==> trial 22 <==
// top
module top(
    input wire                  clk_i,           
    input wire                  rstn_i,          
    input wire                  start_i,         
    input wire signed   [31:0]  vector_x_i,      
    input wire signed   [31:0]  quant_w_i,       
    output wire                 done_o,          
    output wire signed  [31:0]  dout_o           
);
export LEC_CHECK = 0
export CAP_MARGIN = 20
export CELL_PAD_IN_SITES_DETAIL_PLACEMENT = 0
export CELL_PAD_IN_SITES_GLOBAL_PLACEMENT = 3
export CORE_ASPECT_RATIO = 0.93
export CORE_MARGIN = 2
export CORE_UTILIZATION = 40
export CTS_CLUSTER_DIAMETER = 216
export GPL_ROUTABILITY_DRIVEN = 0
export SETUP_SLACK_MARGIN = 3.97
export SLEW_MARGIN = 15
export TNS_END_PERCENT = 10
create_clock -name core_clock -period 33.0 [get_ports {clk_i}]
run.sh (not shown) runs the stock make flow with config.mk's settings and CLKGATE_MAP_FILE=.
==> build 42: changes against trial 22 <==
CELL_PAD_IN_SITES_DETAIL_PLACEMENT = not set   (was 0)
CELL_PAD_IN_SITES_GLOBAL_PLACEMENT = not set   (was 3)
CORE_ASPECT_RATIO = not set   (was 0.93)
CORE_UTILIZATION = 72   (was 40)
CTS_CLUSTER_DIAMETER = not set   (was 216)
GPL_ROUTABILITY_DRIVEN = not set   (was 0)
SETUP_SLACK_MARGIN = not set   (was 3.97)
SLEW_MARGIN = 20   (was 15)
TNS_END_PERCENT = not set   (was 10)
==> flow/constraint.sdc (replaced) <==
create_clock -name core_clock -period 10.3 [get_ports {clk_i}]
set_input_delay 2.0600 -clock core_clock [delete_from_list [all_inputs] [get_ports {clk_i}]]
set_output_delay 2.0600 -clock core_clock [all_outputs]
set_load 0.01 [all_outputs]
==> trial 93: changes against trial 22 <==
CELL_PAD_IN_SITES_DETAIL_PLACEMENT = not set   (was 0)
CELL_PAD_IN_SITES_GLOBAL_PLACEMENT = not set   (was 3)
CORE_ASPECT_RATIO = not set   (was 0.93)
CORE_UTILIZATION = 65   (was 40)
CTS_CLUSTER_DIAMETER = not set   (was 216)
GPL_ROUTABILITY_DRIVEN = not set   (was 0)
SETUP_SLACK_MARGIN = not set   (was 3.97)
SLEW_MARGIN = 20   (was 15)
TNS_END_PERCENT = not set   (was 10)
==> flow/constraint.sdc (replaced) <==
create_clock -name core_clock -period 22.0 [get_ports {clk_i}]
set_input_delay 4.4000 -clock core_clock [delete_from_list [all_inputs] [get_ports {clk_i}]]
set_output_delay 4.4000 -clock core_clock [all_outputs]
set_load 0.01 [all_outputs]
==> flow_summary.ini <==
; generated from flow reports
[critical_path]
crit_required_ns = 33.48
worst-path-max-fanout = 25

[floorplanning]
die-area_mm2 = 0.1165
die-height_um = 329.2
die_w_um = 353.7

[clock_network]
post_cts_resized = 52

[timing]
period_needed_ns = 28.06
finalClockPeriodUsage_pct = 85.03
finalWorstSetupSlack_ns = 4.939

[finish]
buf_share_pct = 3.769

[route]
initialDrtViolationCount = 1751
wl_per_cell_um = 17.60

[run]
tool_warnings = 37

[outcome]
status = timing/DRC/antenna clean

[global_routing]
grt_max_degree = 95
[end of results for trial 22]
==> flow_summary.ini <==
; generated from flow reports
[timing]
finalClockPeriodUsage_pct = 105.7
period_needed_ns = 23.26
finalWorstSetupSlack_ns = -1.264
finalSetupViolations = 9

[run]
tool_warnings = 44

[critical_path]
worst-path-max-fanout = 6
crit_required_ns = 22.45

[route]
wl_per_cell_um = 17.60
initialDrtViolationCount = 2390

[floorplanning]
die-height_um = 268.6
die-area_mm2 = 0.07213

[outcome]
check.faults = negative setup slack
status = finished with violations
[end of results for trial 93]
==> flow_summary.ini <==
; generated from flow reports
[outcome]
status = finished with violations
check.faults = max-capacitance violations, max-slew violations, negative setup slack

[timing]
finalWorstSetupSlack_ns = -11.53
finalClockPeriodUsage_pct = 212.0
finalSetupViolations = 40
drv_slew = 2
period_needed_ns = 21.83

[global_routing]
grt_max_degree = 148

[route]
wl_per_cell_um = 27.39

[floorplanning]
die-height_um = 255.4
die_w_um = 255.4

[clock_network]
post_cts_resized = 243

[run]
tool_warnings = 48
maxCapViolations = 1

[critical_path]
worst-path-max-fanout = 17
[end of results for build 42]
